==> trial 93: inputs <==
==> flow/design.v (excerpt) <==
module isc_cpu_top
(
     clk_i
    ,rst_i
    ,rst_rom_i
    ,mode_sel_i
    ,en_w_rom_i
    ,w_rom_addr_i
    ,w_rom_data_i
    ,instruction_i
    ,reg_watcher_o
    ,pc_o
    ,wb_en_o
    ,wb_addr_1_o
    ,wb_data_1_o
    ,wb_addr_2_o
    ,wb_data_2_o
);
Settings: LEC_CHECK=0, ABC_AREA=0, CAP_MARGIN=30, CELL_PAD_IN_SITES_DETAIL_PLACEMENT=1, CELL_PAD_IN_SITES_GLOBAL_PLACEMENT=2, CORE_MARGIN=8, CORE_UTILIZATION=40, CTS_CLUSTER_DIAMETER=25, CTS_CLUSTER_SIZE=58, GPL_ROUTABILITY_DRIVEN=0, GPL_TIMING_DRIVEN=1, MIN_ROUTING_LAYER=met1, PLACE_DENSITY_LB_ADDON=0.23, SETUP_SLACK_MARGIN=-2.0, SLEW_MARGIN=15; clock period 59.7 ns.
run.sh (not shown) runs the stock make flow with config.mk's settings and CLKGATE_MAP_FILE=.
==> trial 88: changes against trial 93 <==
- ABC_AREA: 0 -> 1
- CAP_MARGIN: 30 -> 20
- CELL_PAD_IN_SITES_DETAIL_PLACEMENT: 1 -> not set
- CELL_PAD_IN_SITES_GLOBAL_PLACEMENT: 2 -> not set
- CORE_MARGIN: 8 -> 2
- CORE_UTILIZATION: 40 -> 72
- CTS_CLUSTER_DIAMETER: 25 -> not set
- CTS_CLUSTER_SIZE: 58 -> 64
- GPL_ROUTABILITY_DRIVEN: 0 -> not set
- GPL_TIMING_DRIVEN: 1 -> not set
- HOLD_SLACK_MARGIN: not set -> -0.1
- MAX_ROUTING_LAYER: not set -> met4
- MIN_ROUTING_LAYER: met1 -> not set
- PLACE_DENSITY: not set -> 0.66
- PLACE_DENSITY_LB_ADDON: 0.23 -> not set
- SETUP_SLACK_MARGIN: -2.0 -> not set
- SLEW_MARGIN: 15 -> 20
- TNS_END_PERCENT: not set -> 5
==> flow/constraint.sdc (replaced) <==
create_clock -name core_clock -period 20.3 [get_ports {clk_i}]
set_input_delay 4.0600 -clock core_clock [delete_from_list [all_inputs] [get_ports {clk_i}]]
set_output_delay 4.0600 -clock core_clock [all_outputs]
set_load 0.01 [all_outputs]
==> comparison table <==
Final critical delay including setup and external delays: trial 93 34.00 ns; trial 88 23.46 ns
Outcome: trial 93 complete, no violations; trial 88 complete, but fails checks
Layout check failures: trial 93 -; trial 88 setup timing
First-pass GRT wire length: trial 93 519000 um; trial 88 499000 um
Number of buffers created by CTS: trial 93 453; trial 88 162
Tap cell count: trial 93 3026; trial 88 1637
Routed length on met1: trial 93 139000 um; trial 88 105000 um
Iteration tally of the first detailed-router pass: trial 93 6; trial 88 13
CTS max path bufs: trial 93 4; trial 88 3
Number of DRC violations after detailed-routing iteration 0: trial 93 6130; trial 88 19.2k
Post-synthesis cell type count: trial 93 90; trial 88 69
Final net count: trial 93 8523; trial 88 10.9k
Core area: trial 93 229000 um2; trial 88 124000 um2
Die outline height: trial 93 496 um; trial 88 358 um

==> inputs of job 3881 <==
Starting RTL as in the previous note.
make LEC_CHECK=0 CAP_MARGIN=40 CORE_MARGIN=2 CORE_UTILIZATION=72 CTS_CLUSTER_SIZE=50 PLACE_DENSITY=0.62 SETUP_SLACK_MARGIN=-0.41 SLEW_MARGIN=20 finish   # period 21.4 ns
==> job 7857: changes against job 3881 <==
Settings changed: CAP_MARGIN 40 to 20, CELL_PAD_IN_SITES_DETAIL_PLACEMENT set to 1, CELL_PAD_IN_SITES_GLOBAL_PLACEMENT set to 0, CORE_ASPECT_RATIO set to 0.9, CORE_MARGIN 2 to 6, CORE_UTILIZATION 72 to 67, CTS_CLUSTER_DIAMETER set to 98, CTS_CLUSTER_SIZE 50 to 47, GPL_ROUTABILITY_DRIVEN set to 0, PLACE_DENSITY 0.62 to 0.5, SETUP_SLACK_MARGIN -0.41 to 2.99, TNS_END_PERCENT set to 45.
==> flow/constraint.sdc (replaced) <==
create_clock -name core_clock -period 21.2 [get_ports {clk_i}]
set_input_delay 4.2400 -clock core_clock [delete_from_list [all_inputs] [get_ports {clk_i}]]
set_output_delay 4.2400 -clock core_clock [all_outputs]
set_load 0.01 [all_outputs]
==> job 855: changes against job 3881 <==
Settings changed: CAP_MARGIN 40 to 20, CTS_CLUSTER_SIZE 50 to unset, HOLD_SLACK_MARGIN set to -0.09, PLACE_DENSITY 0.62 to 0.66, SETUP_SLACK_MARGIN -0.41 to 2.7, TNS_END_PERCENT set to 5.
==> flow/constraint.sdc (replaced) <==
create_clock -name core_clock -period 19.4 [get_ports {clk_i}]
set_input_delay 3.8800 -clock core_clock [delete_from_list [all_inputs] [get_ports {clk_i}]]
set_output_delay 3.8800 -clock core_clock [all_outputs]
set_load 0.01 [all_outputs]
==> job 7392: changes against job 3881 <==
Settings changed: CAP_MARGIN 40 to 20, CORE_ASPECT_RATIO set to 1.02, CORE_MARGIN 2 to 8, CORE_UTILIZATION 72 to 40, CTS_CLUSTER_SIZE 50 to 67, HOLD_SLACK_MARGIN set to 0.06, PLACE_DENSITY 0.62 to unset, SETUP_SLACK_MARGIN -0.41 to -1.46.
==> flow/constraint.sdc (replaced) <==
create_clock -name core_clock -period 40.0 [get_ports {clk_i}]
set_input_delay 8.0000 -clock core_clock [delete_from_list [all_inputs] [get_ports {clk_i}]]
set_output_delay 8.0000 -clock core_clock [all_outputs]
set_load 0.01 [all_outputs]
==> results <==
Job 855 did not get past 5_1_grt, error GRT-0228. Job 3881 ran to the end with violations: negative setup slack. Job 7392 went through all stages and came out clean. Job 7857 failed in 5_1_grt. Against job 7392, the first-iteration DRC count of job 3881 is higher by about 90%. Of job 3881 and job 7392, job 7392 has the higher register-to-register slack (gap 10 ns).
